Design busBridge3, start of the top module:
module busBridge3
  (i_CLK,
   i_rst,
   i_dataRx,
   i_strobeRx,
   o_dataTx,
   i_strobeTx,
   i_strobeSync,
   o_busAddr,
   o_busData,
   i_busData,
   o_busWe,
   o_busRe,
   i_busAck  
   );
clock: 4.0 ns
lec_check: 0
abc_area: 0
cap_margin: 20
core_aspect_ratio: 0.9
core_margin: 2
core_utilization: 72
cts_cluster_diameter: 29
cts_cluster_size: 27
hold_slack_margin: -0.08
max_routing_layer: met4
place_density: 0.7
setup_slack_margin: 0.73
slew_margin: 20
tns_end_percent: 80
run.sh (not shown) runs the stock make flow with config.mk's settings and CLKGATE_MAP_FILE=.
The baseline never finished: it broke off in global routing (5_1_grt), error GRT-0232.
Change:
Settings changed: CORE_ASPECT_RATIO 0.9 to 0.61, CORE_UTILIZATION 72 to 61, CTS_CLUSTER_DIAMETER 29 to 43, CTS_CLUSTER_SIZE 27 to unset, HOLD_SLACK_MARGIN -0.08 to unset, PLACE_DENSITY 0.7 to unset, SETUP_SLACK_MARGIN 0.73 to 0.71, TNS_END_PERCENT 80 to 5.
Clock period 4.0 ns to 7.25 ns, I/O delays scaled along.
The new run finished with timing, DRC and antenna clean.
Area after synthesis does not change.
Die area rose by 18%.
Synthesized cell count stays the same.
Change:
Settings changed: ABC_AREA 0 to unset, CORE_ASPECT_RATIO 0.61 to unset, CORE_UTILIZATION 61 to 57, CTS_CLUSTER_DIAMETER 43 to unset, MAX_ROUTING_LAYER met4 to unset, SETUP_SLACK_MARGIN 0.71 to unset, TNS_END_PERCENT 5 to unset.
Clock period 7.25 ns to 2.84 ns, I/O delays scaled along.
Outcome:
- Now the flow ran to the end with violations: setup timing
- routed wire length grows by 3.6%
- hold slack loses 62 ps
- core utilization came out higher by 4.1 points
- setup slack loses 2700 ps
- synthesized cell count is unchanged
- die area increases by 6.7%
- total power rose to 2.6 times its value
- clock skew hardly moves
- design area rises by 14%
- final cell count went up by 10%
- non-clock buffer count is higher by 189

busBridge3 again, from the RTL that the note above started with.
Design busBridge3, start of the top module:
module busBridge3
  (i_CLK,
   i_rst,
   i_dataRx,
   i_strobeRx,
   o_dataTx,
   i_strobeTx,
   i_strobeSync,
   o_busAddr,
   o_busData,
   i_busData,
   o_busWe,
   o_busRe,
   i_busAck  
   );
   input wire   i_CLK;      
   input wire   i_rst;  
   input wire [7:0] i_dataRx;
   input wire 	    i_strobeRx;  
   output wire [7:0] o_dataTx;
   input wire 	     i_strobeTx;  
   input wire 	     i_strobeSync;
   output reg [31:0] o_busAddr;
   output reg [31:0] o_busData;
   input wire [31:0] i_busData;
   output reg 	     o_busWe;   
   output reg 	     o_busRe;
   input wire 	     i_busAck;
   localparam STROBE_TX_DELAY = 32'd2;  
   reg 		     pendingRead;
   reg [15:0] 	     readMargin;
   reg [15:0] 	     readMarginMin;
   reg [31:0] 	     shiftIn;
   wire [31:0] 	     nextShiftIn = {i_dataRx, shiftIn[31:8]};
   reg [31:0] 	     shiftOut;
   wire [31:0] 	     nextShiftOut = {8'd0, shiftOut[31:8]};
   assign o_dataTx = shiftOut[7:0];
   localparam STATE_IDLE = 8'd0;
   localparam STATE_ADDRINC = 8'd1;
   localparam STATE_WORDWIDTH = 8'd2;
   localparam STATE_NWORDS = 8'd3;
   localparam STATE_ADDRWRITE = 8'd4;
   localparam STATE_WRITE = 8'd5;
   localparam STATE_ADDRREAD = 8'd6;
   localparam STATE_READ = 8'd7;
   localparam STATE_MARGIN = 8'd8;
   reg [1:0] 	     nRemMinusOne;
   reg [7:0] 	     state;
   reg [31:0] 	     addr;
   reg [7:0] 	     config_addrInc;
   reg [1:0] 	     config_wordwidthMinusOne;
   reg [15:0] 	     config_nWordsMinusOne;
   reg [15:0] 	     countNWords;
   task doRead(input [31:0] newAddr, input[15:0] paramCountMinusOne);
      begin
	 o_busRe <= 1'b1;
	 o_busAddr <= newAddr;
	 pendingRead <= 1'b1;
	 addr <= newAddr + {24'd0, config_addrInc};
	 readMargin <= 16'd0;	 
	 if (paramCountMinusOne == 16'd0) begin
	    state <= STATE_IDLE;
	    nRemMinusOne <= 2'd0;		 
	    countNWords <= 16'dx;		 
	 end else begin
	    countNWords <= paramCountMinusOne - 16'd1;
	    state <= STATE_READ;
	    nRemMinusOne <= config_wordwidthMinusOne;		 
	 end
      end
   endtask   
   always @(posedge i_CLK) begin
      o_busWe <= 1'b0;
      o_busRe <= 1'b0;      
  ...
Settings: LEC_CHECK=0, ABC_AREA=1, CAP_MARGIN=20, CORE_ASPECT_RATIO=0.61, CORE_MARGIN=2, CORE_UTILIZATION=68, CTS_CLUSTER_DIAMETER=43, CTS_CLUSTER_SIZE=75, HOLD_SLACK_MARGIN=-0.1, MAX_ROUTING_LAYER=met4, SETUP_SLACK_MARGIN=0.71, SLEW_MARGIN=20, TNS_END_PERCENT=5; clock period 7.09 ns.
The starting point finished clean.
Change:
Settings changed: ABC_AREA 1 to unset, CORE_ASPECT_RATIO 0.61 to unset, CORE_UTILIZATION 68 to 40, CTS_CLUSTER_DIAMETER 43 to unset, CTS_CLUSTER_SIZE 75 to unset, HOLD_SLACK_MARGIN -0.1 to unset, MAX_ROUTING_LAYER met4 to unset, SETUP_SLACK_MARGIN 0.71 to unset, TNS_END_PERCENT 5 to unset.
Clock period 7.09 ns to 4.75 ns, I/O delays scaled along.
Via count came out lower by 14%.
Routed wire length falls by 8.6%.
First-iteration DRC count went down by about 60%.
Clock power grows by 81%.
Power rose by 75%.
Count of clock-buffer cells in the layout increases by 11.
Setup slack is worse by 2100 ps.
Utilization drops by 32 points.
Synthesized cell count is lower by 14%.
Sequential share of layout area shrinks by 1.4 points.
Sequential power grows by 54%.
Change:
Settings changed: CORE_UTILIZATION 40 to 72, CTS_CLUSTER_DIAMETER set to 27, CTS_CLUSTER_SIZE set to 37, SETUP_SLACK_MARGIN set to 0.52.
Clock period 4.75 ns to 3.47 ns, I/O delays scaled along.
Effect: With this change the flow stopped in global routing (5_1_grt), error GRT-0232; die size came out lower by 44%; area after synthesis is unchanged; synthesized cell count is unchanged.
Change:
Settings changed: CAP_MARGIN 20 to 15, CTS_CLUSTER_DIAMETER 27 to unset, HOLD_SLACK_MARGIN set to -0.08, SETUP_SLACK_MARGIN 0.52 to 0.27.
Clock period 3.47 ns to 3.33 ns, I/O delays scaled along.
The changed run finished but failed the layout checks on setup timing.
Area after synthesis does not change.
Die size stays the same.
Synthesized cell count does not change.
Power and IR drop assume default switching activity.
